// ascon
module ascon
(
    input  logic         clock,            
    input  logic         reset_n,          
    input  logic         i_sys_enable,     
    input  logic         i_start,          
    input  logic         i_data_valid,     
    input  logic [ 63:0] i_data,           
    input  logic [127:0] i_key,            
    input  logic [127:0] i_nonce,          
    output logic [ 63:0] o_cipher,         
    output logic [127:0] o_tag,            
    output logic         o_valid_cipher,   
    output logic         o_done,           
    output logic         o_ready           
);
export LEC_CHECK = 0
export ABC_AREA = 1
export CAP_MARGIN = 20
export CORE_MARGIN = 2
export CORE_UTILIZATION = 72
export CTS_CLUSTER_DIAMETER = 400
export CTS_CLUSTER_SIZE = 15
export HOLD_SLACK_MARGIN = 0.29
export SLEW_MARGIN = 20
export TNS_END_PERCENT = 10
create_clock -name core_clock -period 3.45 [get_ports {clock}]
run.sh (not shown) runs the stock make flow with config.mk's settings and CLKGATE_MAP_FILE=.
The baseline stopped in global routing, error GRT-0116.
Change:
ABC_AREA = default   (was 1)
CORE_UTILIZATION = 71   (was 72)
CTS_CLUSTER_DIAMETER = default   (was 400)
CTS_CLUSTER_SIZE = default   (was 15)
HOLD_SLACK_MARGIN = default   (was 0.29)
PLACE_DENSITY = 0.64   (was default)
TNS_END_PERCENT = default   (was 10)
clock period = 3.97 ns   (was 3.45 ns; I/O delays follow)
Outcome: The changed run reached the layout checks and failed them: setup timing; die area rises by 3.9%; area after synthesis grows by 2.5%; synthesized cell count falls by 36%.
Change:
CORE_UTILIZATION = 23   (was 71)
PLACE_DENSITY = default   (was 0.64)
clock period = 14.5 ns   (was 3.97 ns; I/O delays follow)
Effect:
- The changed run went through all stages and came out clean
- sequential cell count does not change
- register-to-register slack improves by 8.1 ns
- maximum frequency shrinks by well over a third
- via count shrinks by a little under a tenth
- hold slack improves by 0.30 ns
- first-iteration DRC count shrinks by a quarter to a third
- wire length grows by a quarter to a third
- global-route usage shrinks by 34 points
- cell area grows slightly
- die area grows to 3.0 times its value


Starting RTL as in the previous note.
make LEC_CHECK=0 ABC_AREA=1 CAP_MARGIN=0 CORE_ASPECT_RATIO=1.32 CORE_MARGIN=2 CORE_UTILIZATION=72 CTS_CLUSTER_DIAMETER=400 CTS_CLUSTER_SIZE=15 HOLD_SLACK_MARGIN=0.29 PLACE_DENSITY=0.38 SLEW_MARGIN=20 TNS_END_PERCENT=10 finish   # period 3.45 ns
The first run ended with an error in global routing (GRT-0116).
==> next run, changes <==
ABC_AREA = unset   (was 1)
CAP_MARGIN = 20   (was 0)
CORE_ASPECT_RATIO = unset   (was 1.32)
CORE_UTILIZATION = 40   (was 72)
CTS_CLUSTER_DIAMETER = unset   (was 400)
CTS_CLUSTER_SIZE = unset   (was 15)
HOLD_SLACK_MARGIN = unset   (was 0.29)
PLACE_DENSITY = unset   (was 0.38)
TNS_END_PERCENT = unset   (was 10)
clock period = 5.45 ns   (was 3.45 ns; I/O delays follow)
Result:
- The new run finished clean
- synthesized cell count drops by about 36%
- area after synthesis went up by about 2.5%
- die size climbs by 83%
==> next run, changes <==
CORE_UTILIZATION = 53   (was 40)
clock period = 5.85 ns   (was 5.45 ns; I/O delays follow)
What happened:
- die area went down by 24%
- worst hold slack gets better by 0.10 ns
- clock skew went down by 0.0079 ns
- wire length went down by 9.0%
==> next run, changes <==
CORE_UTILIZATION = 72   (was 53)
MAX_ROUTING_LAYER = met4   (was unset)
SETUP_SLACK_MARGIN = -0.25   (was unset)
clock period = 3.25 ns   (was 5.85 ns; I/O delays follow)
After rerunning:
- Now the flow did not get past global routing
- synthesized area is unchanged
- die area came out lower by 26%
- synthesized cell count is unchanged


== v57 ==
ascon again, from the RTL that the note above started with.
Settings: LEC_CHECK=0, ABC_AREA=1, CAP_MARGIN=20, CELL_PAD_IN_SITES_DETAIL_PLACEMENT=0, CELL_PAD_IN_SITES_GLOBAL_PLACEMENT=1, CORE_MARGIN=2, CORE_UTILIZATION=55, CTS_CLUSTER_DIAMETER=344, CTS_CLUSTER_SIZE=75, GPL_TIMING_DRIVEN=1, HOLD_SLACK_MARGIN=0.2, MAX_ROUTING_LAYER=met5, PLACE_DENSITY_LB_ADDON=0.01, SETUP_SLACK_MARGIN=1.72, SLEW_MARGIN=20, TNS_END_PERCENT=5; clock period 5.34 ns.
v57 did not make it past global placement, where a tool error ended it.
Edits applied to the flow inputs when going from v57 to v32:
==> flow/config.mk <==
export PLATFORM = sky130hd
export DESIGN_NAME = ascon
export DESIGN_NICKNAME = ascon
export VERILOG_FILES = /design/flow/design.v
export SDC_FILE = /design/flow/constraint.sdc
export NUM_CORES = 4
export LEC_CHECK = 0
export ABC_AREA = 1
export CAP_MARGIN = 20
export CORE_MARGIN = 2
export CORE_UTILIZATION = 70
export CTS_CLUSTER_DIAMETER = 400
export CTS_CLUSTER_SIZE = 15
export SLEW_MARGIN = 20
==> flow/constraint.sdc <==
create_clock -name core_clock -period 3.45 [get_ports {clock}]
set_input_delay 0.6900 -clock core_clock [delete_from_list [all_inputs] [get_ports {clock}]]
set_output_delay 0.6900 -clock core_clock [all_outputs]
set_load 0.01 [all_outputs]
--- outcome ---
The flow ended early for v32: it failed with a tool error in global routing.
Height of the die: v32 vs v57 down about 11%
[v32] row count fell 13 relative to v57
On cell count listed in synth_stat.txt, v57 and v32 are basically level.
The share of the core filled by cells before placement of v32 exceeds that of v57 by 15 points.
~same cell area after synthesis in v57 and v32
Note that the die area recorded for v57 amounts to 1.3 times the value seen in v32.
Comparing v32 against v57, there is no change at all in post-synthesis share of cell area spent on and, or, nand and nor gates.
> inputs changed (v32 -> v37)
--- a/flow/config.mk
+++ b/flow/config.mk
@@ -9,6 +9,5 @@
 export CAP_MARGIN = 20
-export CORE_MARGIN = 2
-export CORE_UTILIZATION = 70
-export CTS_CLUSTER_DIAMETER = 400
-export CTS_CLUSTER_SIZE = 15
+export CORE_MARGIN = 7
+export CORE_UTILIZATION = 58
+export SETUP_SLACK_MARGIN = 0.81
 export SLEW_MARGIN = 20
==> flow/constraint.sdc <==
create_clock -name core_clock -period 10.0 [get_ports {clock}]
set_input_delay 2.0000 -clock core_clock [delete_from_list [all_inputs] [get_ports {clock}]]
set_output_delay 2.0000 -clock core_clock [all_outputs]
set_load 0.01 [all_outputs]
## What came out
- NOTE floorplan die width v32->v37 increased by more than 10%
- The fraction of the core area occupied by cells at floorplan in v37 sits 12 points below the value recorded for v32.
- v37: all stages complete, timing, DRC and antenna checks passed
- v37 against v32: port buffer count flat, cell count after placement fell 2.1%, total CTS buffers went up, post-place setup slack up 4990 ps.
- Total cell area reported by yosys after synthesis came out exactly the same in v32 and v37.
- The final reports for v37 and v32 show HPWL after detailed placement higher in the former.
- When the final numbers for v32 and v37 were put side by side, the die outline area turned out to be smaller in v32.
[inputs] v13 vs v37
--- a/flow/config.mk
+++ b/flow/config.mk
@@ -7,7 +7,5 @@
 export LEC_CHECK = 0
-export ABC_AREA = 1
 export CAP_MARGIN = 20
-export CORE_MARGIN = 7
-export CORE_UTILIZATION = 58
-export SETUP_SLACK_MARGIN = 0.81
+export CORE_MARGIN = 2
+export CORE_UTILIZATION = 40
 export SLEW_MARGIN = 20
==> flow/constraint.sdc <==
create_clock -name core_clock -period 5.85 [get_ports {clock}]
set_input_delay 1.1700 -clock core_clock [delete_from_list [all_inputs] [get_ports {clock}]]
set_output_delay 1.1700 -clock core_clock [all_outputs]
set_load 0.01 [all_outputs]
When the final numbers for v37 and v13 were put side by side, the synthesized cell area turned out to be smaller in v37.
Note that the filler cell count in the final layout recorded for v37 amounts to 0.64 times the value seen in v13.
Relative to v37, share of synthesized area spent on multiplexers has gone up in v13.
Total number of placement rows (v13 / v37): 1.2
Peak clock frequency supported by timing, v13 vs v37: up by more than 10%
Average cell area after synthesis, v37 and v13: larger value in v13
The run showing the smaller final non-filler cell total is v13.
Compare v37 and v13 | number of nets at floorplan lower: v13
For the insertion delay at the late pin of the worst-skew pair, v13 came in 20 ps higher than v37 did.
Between v37 and v13, global-route usage decreased.
The inputs of v29 differ from those of v13 as listed below.
--- a/flow/config.mk
+++ b/flow/config.mk
@@ -9,3 +9,3 @@
 export CORE_MARGIN = 2
-export CORE_UTILIZATION = 40
+export CORE_UTILIZATION = 65
 export SLEW_MARGIN = 20
==> flow/constraint.sdc <==
create_clock -name core_clock -period 9.82 [get_ports {clock}]
set_input_delay 1.9640 -clock core_clock [delete_from_list [all_inputs] [get_ports {clock}]]
set_output_delay 1.9640 -clock core_clock [all_outputs]
set_load 0.01 [all_outputs]
## What came out
For the floorplan-stage core utilization, v29 came in 25 points higher than v13 did. v13 → v29: clock buffer count from CTS went down, met2 demand-to-capacity share in global routing up 18 points.
Changes in v9 relative to v29:
--- a/flow/config.mk
+++ b/flow/config.mk
@@ -9,3 +9,3 @@
 export CORE_MARGIN = 2
-export CORE_UTILIZATION = 65
+export CORE_UTILIZATION = 40
 export SLEW_MARGIN = 20
==> flow/constraint.sdc <==
create_clock -name core_clock -period 10.0 [get_ports {clock}]
set_input_delay 2.0000 -clock core_clock [delete_from_list [all_inputs] [get_ports {clock}]]
set_output_delay 2.0000 -clock core_clock [all_outputs]
set_load 0.01 [all_outputs]
[summary]
Having completed the whole flow, v9 delivered a layout that passed the timing, DRC and antenna checks. When v9 is set beside v29, its utilization of the core after routing turns out to be 28 points smaller. Sort v29 and v9 by detailed-routed wire length on met3, ascending, and v9 comes first. Compared with v29, the router placed fewer vias in v9.


Setup of north:
ascon again, from the RTL that the note above started with.
// ascon
module ascon
(
    input  logic         clock,            
    input  logic         reset_n,          
    input  logic         i_sys_enable,     
    input  logic         i_start,          
    input  logic         i_data_valid,     
    input  logic [ 63:0] i_data,           
    input  logic [127:0] i_key,            
    input  logic [127:0] i_nonce,          
    output logic [ 63:0] o_cipher,         
    output logic [127:0] o_tag,            
    output logic         o_valid_cipher,   
    output logic         o_done,           
    output logic         o_ready           
);
clock: 7.21 ns
lec_check: 0
abc_area: 1
cap_margin: 0
core_margin: 2
core_utilization: 72
cts_cluster_diameter: 372
cts_cluster_size: 98
setup_slack_margin: 2.15
slew_margin: 20
tns_end_percent: 5
FAIL north @ 5_1_grt: tool exited with error
Inputs modified between north and south:
# north
export LEC_CHECK = 0
export ABC_AREA = 1
export CAP_MARGIN = 0
export CORE_MARGIN = 2
export CORE_UTILIZATION = 72
export CTS_CLUSTER_DIAMETER = 372
export CTS_CLUSTER_SIZE = 98
export SETUP_SLACK_MARGIN = 2.15
export SLEW_MARGIN = 20
export TNS_END_PERCENT = 5
create_clock -name core_clock -period 7.21 [get_ports {clock}]
# south
export LEC_CHECK = 0
export CAP_MARGIN = 20
export CORE_MARGIN = 2
export CORE_UTILIZATION = 71
export MAX_ROUTING_LAYER = met4
export SLEW_MARGIN = 20
create_clock -name core_clock -period 3.8 [get_ports {clock}]
Notes after the runs:
Synthesis area per yosys, south and north, lower one = north.
Looking at synthesized-area fraction occupied by and/or/nand/nor cells, south sits 37 points below north.
north → south: maximum root-to-sink buffer count held, die outline width went up about 2%, post-synth design cell area went up 2.5%.
From the logs: south reached the end of the flow and failed the layout checks with setup timing.
[compare] base=north new=south: area of the core has increased, synthesized area per cell has increased, chip height has increased, adder and majority gate portion of the synthesized area has increased.
For east, these inputs were changed with respect to south:
# south
export LEC_CHECK = 0
export CAP_MARGIN = 20
export CORE_MARGIN = 2
export CORE_UTILIZATION = 71
export MAX_ROUTING_LAYER = met4
export SLEW_MARGIN = 20
create_clock -name core_clock -period 3.8 [get_ports {clock}]
# east
export LEC_CHECK = 0
export ABC_AREA = 1
export CAP_MARGIN = 20
export CORE_MARGIN = 2
export CORE_UTILIZATION = 72
export CTS_CLUSTER_DIAMETER = 372
export CTS_CLUSTER_SIZE = 98
export SLEW_MARGIN = 20
create_clock -name core_clock -period 7.21 [get_ports {clock}]
### Flow results
- east has site row count below what south had.
- When east is set beside south, its average cell area after synthesis turns out to be 37% smaller.
- east did not run to completion, as it errored out during 5_1_grt.
- Core footprint delta (east − south): favourable
- Diff east and south: cell count after synthesis lower in south
- Changes observed in east relative to south: total CTS buffers went down; die boundary height went down; portion of the post-synthesis area used by sequential elements went up; count of pins on the block boundary did not really move; Yosys chip area went down.
Setup changes, east to west
# east
export LEC_CHECK = 0
export ABC_AREA = 1
export CAP_MARGIN = 20
export CORE_MARGIN = 2
export CORE_UTILIZATION = 72
export CTS_CLUSTER_DIAMETER = 372
export CTS_CLUSTER_SIZE = 98
export SLEW_MARGIN = 20
create_clock -name core_clock -period 7.21 [get_ports {clock}]
# west
export LEC_CHECK = 0
export CAP_MARGIN = 20
export CORE_MARGIN = 2
export CORE_UTILIZATION = 72
export CTS_CLUSTER_SIZE = 51
export MAX_ROUTING_LAYER = met4
export SETUP_SLACK_MARGIN = 1.25
export SLEW_MARGIN = 20
create_clock -name core_clock -period 4.3 [get_ports {clock}]
Notes after the runs:
Of east and west, west shows the higher post-synthesis share of cell area spent on and-or and or-and gates, with east below it.
Compared with east, west shows a lower number of cells produced by synthesis.
Against east, total cells reported by yosys after synthesis in west fell by more than a quarter.
For west, the flow was terminated by a tool error in 4_1_cts and produced no final design.
west against east: die area rose by about 2.5%; number of standard-cell rows in the floorplan rose by 1; synthesized cell area rose by 1300 sq um; adder and majority cell fraction of the synthesized area rose by 1.9 points.
Inputs modified between west and middle:
# west
export LEC_CHECK = 0
export CAP_MARGIN = 20
export CORE_MARGIN = 2
export CORE_UTILIZATION = 72
export CTS_CLUSTER_SIZE = 51
export MAX_ROUTING_LAYER = met4
export SETUP_SLACK_MARGIN = 1.25
export SLEW_MARGIN = 20
create_clock -name core_clock -period 4.3 [get_ports {clock}]
# middle
export LEC_CHECK = 0
export ABC_AREA = 1
export CAP_MARGIN = 20
export CORE_MARGIN = 2
export CORE_UTILIZATION = 72
export CTS_CLUSTER_DIAMETER = 207
export CTS_CLUSTER_SIZE = 100
export SETUP_SLACK_MARGIN = -0.36
export SLEW_MARGIN = 20
create_clock -name core_clock -period 4.31 [get_ports {clock}]
## What came out
middle never completed, since it errored out during 5_1_grt. middle vs. west: synthesized area saw a decrease; count of instantiated cells in the yosys netlist saw an increase. Diff west -> middle | worst setup slack after placement | increase of 0.22 ns.
